red:
Design alu_top, start of the top module:
module alu_top #(
    parameter A_WIDTH_TOP = 16,
    parameter B_WIDTH_TOP = 16
) (
    input   CLK,rst,
    input   [3 : 0] ALU_FUNC,
    input   [A_WIDTH_TOP - 1 : 0] A,
    input   [B_WIDTH_TOP - 1 : 0] B,
    output  [A_WIDTH_TOP + B_WIDTH_TOP - 1 : 0] Arith_OUT, Logic_OUT, CMP_OUT,Shift_OUT,
    output  Carry_OUT, Arith_Flag, Logic_Flag, CMP_Flag, Shift_Flag
);
wire Arith_EN, Logic_EN, CMP_EN, Shift_EN;
Decoder_Unit U0 (
    .DEC_ALU_FUNC(ALU_FUNC[3 : 2]),
    .DEC_Arith_Enable(Arith_EN),
    .DEC_Logic_Enable(Logic_EN),
    .DEC_CMP_Enable  (CMP_EN),
    .DEC_Shift_Enable(Shift_EN)
);
Arithmetic_Unit #(.A_WIDTH(A_WIDTH_TOP), .B_WIDTH(B_WIDTH_TOP)) U1 (
    .clk(CLK),
    .rst(rst),
    .A(A),
    .B(B),
    .Arith_ALU_FUNC(ALU_FUNC[1 : 0]),
    .Arith_Enable(Arith_EN),
    .Arith_OUT(Arith_OUT),
    .Carry_OUT(Carry_OUT),
    .Arith_Flag(Arith_Flag)
);
Logic_Unit #(.A_WIDTH(A_WIDTH_TOP), .B_WIDTH(B_WIDTH_TOP)) U2 (
    .clk(CLK),
    .rst(rst),
    .A(A),
    .B(B),
    .Logic_ALU_FUNC(ALU_FUNC[1 : 0]),
    .Logic_Enable(Logic_EN),
    .Logic_OUT(Logic_OUT),
    .Logic_Flag(Logic_Flag)
);
CMP_Unit #(.A_WIDTH(A_WIDTH_TOP), .B_WIDTH(B_WIDTH_TOP)) U3 (
    .clk(CLK),
    .rst(rst),
    .A(A),
    .B(B),
    .CMP_ALU_FUNC(ALU_FUNC[1 : 0]),
    .CMP_Enable(CMP_EN),
    .CMP_OUT(CMP_OUT),
    .CMP_Flag(CMP_Flag)
);
Shift_Unit #(.A_WIDTH(A_WIDTH_TOP), .B_WIDTH(B_WIDTH_TOP)) U4 (
    .clk(CLK),
    .rst(rst),
    .A(A),
    .B(B),
    .Shift_ALU_FUNC(ALU_FUNC[1 : 0]),
    .Shift_Enable(Shift_EN),
    .Shift_OUT(Shift_OUT),
    .Shift_Flag(Shift_Flag)
);
  ...
Size: roughly 5700 cells after synthesis, ~73 flip-flops.
Settings: LEC_CHECK=0, ABC_AREA=1, CAP_MARGIN=20, CORE_ASPECT_RATIO=1.36, CORE_MARGIN=8, CORE_UTILIZATION=27, GPL_TIMING_DRIVEN=0, HOLD_SLACK_MARGIN=0.02, MAX_ROUTING_LAYER=met4, MIN_ROUTING_LAYER=met2, SLEW_MARGIN=15, TNS_END_PERCENT=15; clock period 178.0 ns.
run.sh (not shown) runs the stock make flow with config.mk's settings and CLKGATE_MAP_FILE=.
red ended with every stage complete and zero timing, DRC or antenna violations.
What blue does differently from red at the input level:
- clearing GPL_TIMING_DRIVEN, which used to be 0
- clearing CORE_ASPECT_RATIO, which used to be 1.36
- clearing MIN_ROUTING_LAYER, which used to be met2
- swapping 15 for 20 in SLEW_MARGIN
- clearing MAX_ROUTING_LAYER, which used to be met4
- clearing ABC_AREA, which used to be 1
- swapping 27 for 12 in CORE_UTILIZATION
- swapping 8 for 2 in CORE_MARGIN
- clearing HOLD_SLACK_MARGIN, which used to be 0.02
- clearing TNS_END_PERCENT, which used to be 15
- swapping 178.0 for 204.0 in the clock period (ns, I/O delays scaled along)
--- outcome ---
Comparing blue and red, the lower final core area utilization is on blue.
Worst hold slack: blue vs red down 15 ps
blue reports its cell with the largest stage delay on the worst path as clkdlybuf4s50_1 while red reports clkinv_2.
Post-synthesis to final-layout area growth: higher on blue
Worst path setup slack after routing sits higher in blue than in red.
Changes in green relative to blue:
- CORE_UTILIZATION now 65, was 12
- MAX_ROUTING_LAYER now met4, previously not set
- the clock period (ns, I/O delays scaled along) now 105.0, was 204.0
Results
- Looking at clock-buffer cell count, green sits below blue.
- Compared with blue, green shows a routed length on met2 that is 19% lower.
- blue → green: area overhead of the layout relative to synthesis saw a decrease.
### green -> orange
- TNS_END_PERCENT: unset -> 90
- CORE_UTILIZATION: 65 -> 40
- MAX_ROUTING_LAYER: met4 -> unset
- CORE_ASPECT_RATIO: unset -> 0.71
- the clock period (ns, I/O delays scaled along): 105.0 -> 130.0
--- outcome ---
orange reached the end of the flow, and the finished layout is clean on the timing, design-rule and antenna checks.
orange vs green: area taken by multi-input logic gates down
Summary of orange over green: site row count has increased, cell count now sits higher, tally of unique sky130hd cells used after synthesis about even.
met2 as the global-route layer with the greatest usage was reported by green, and met1 by orange.
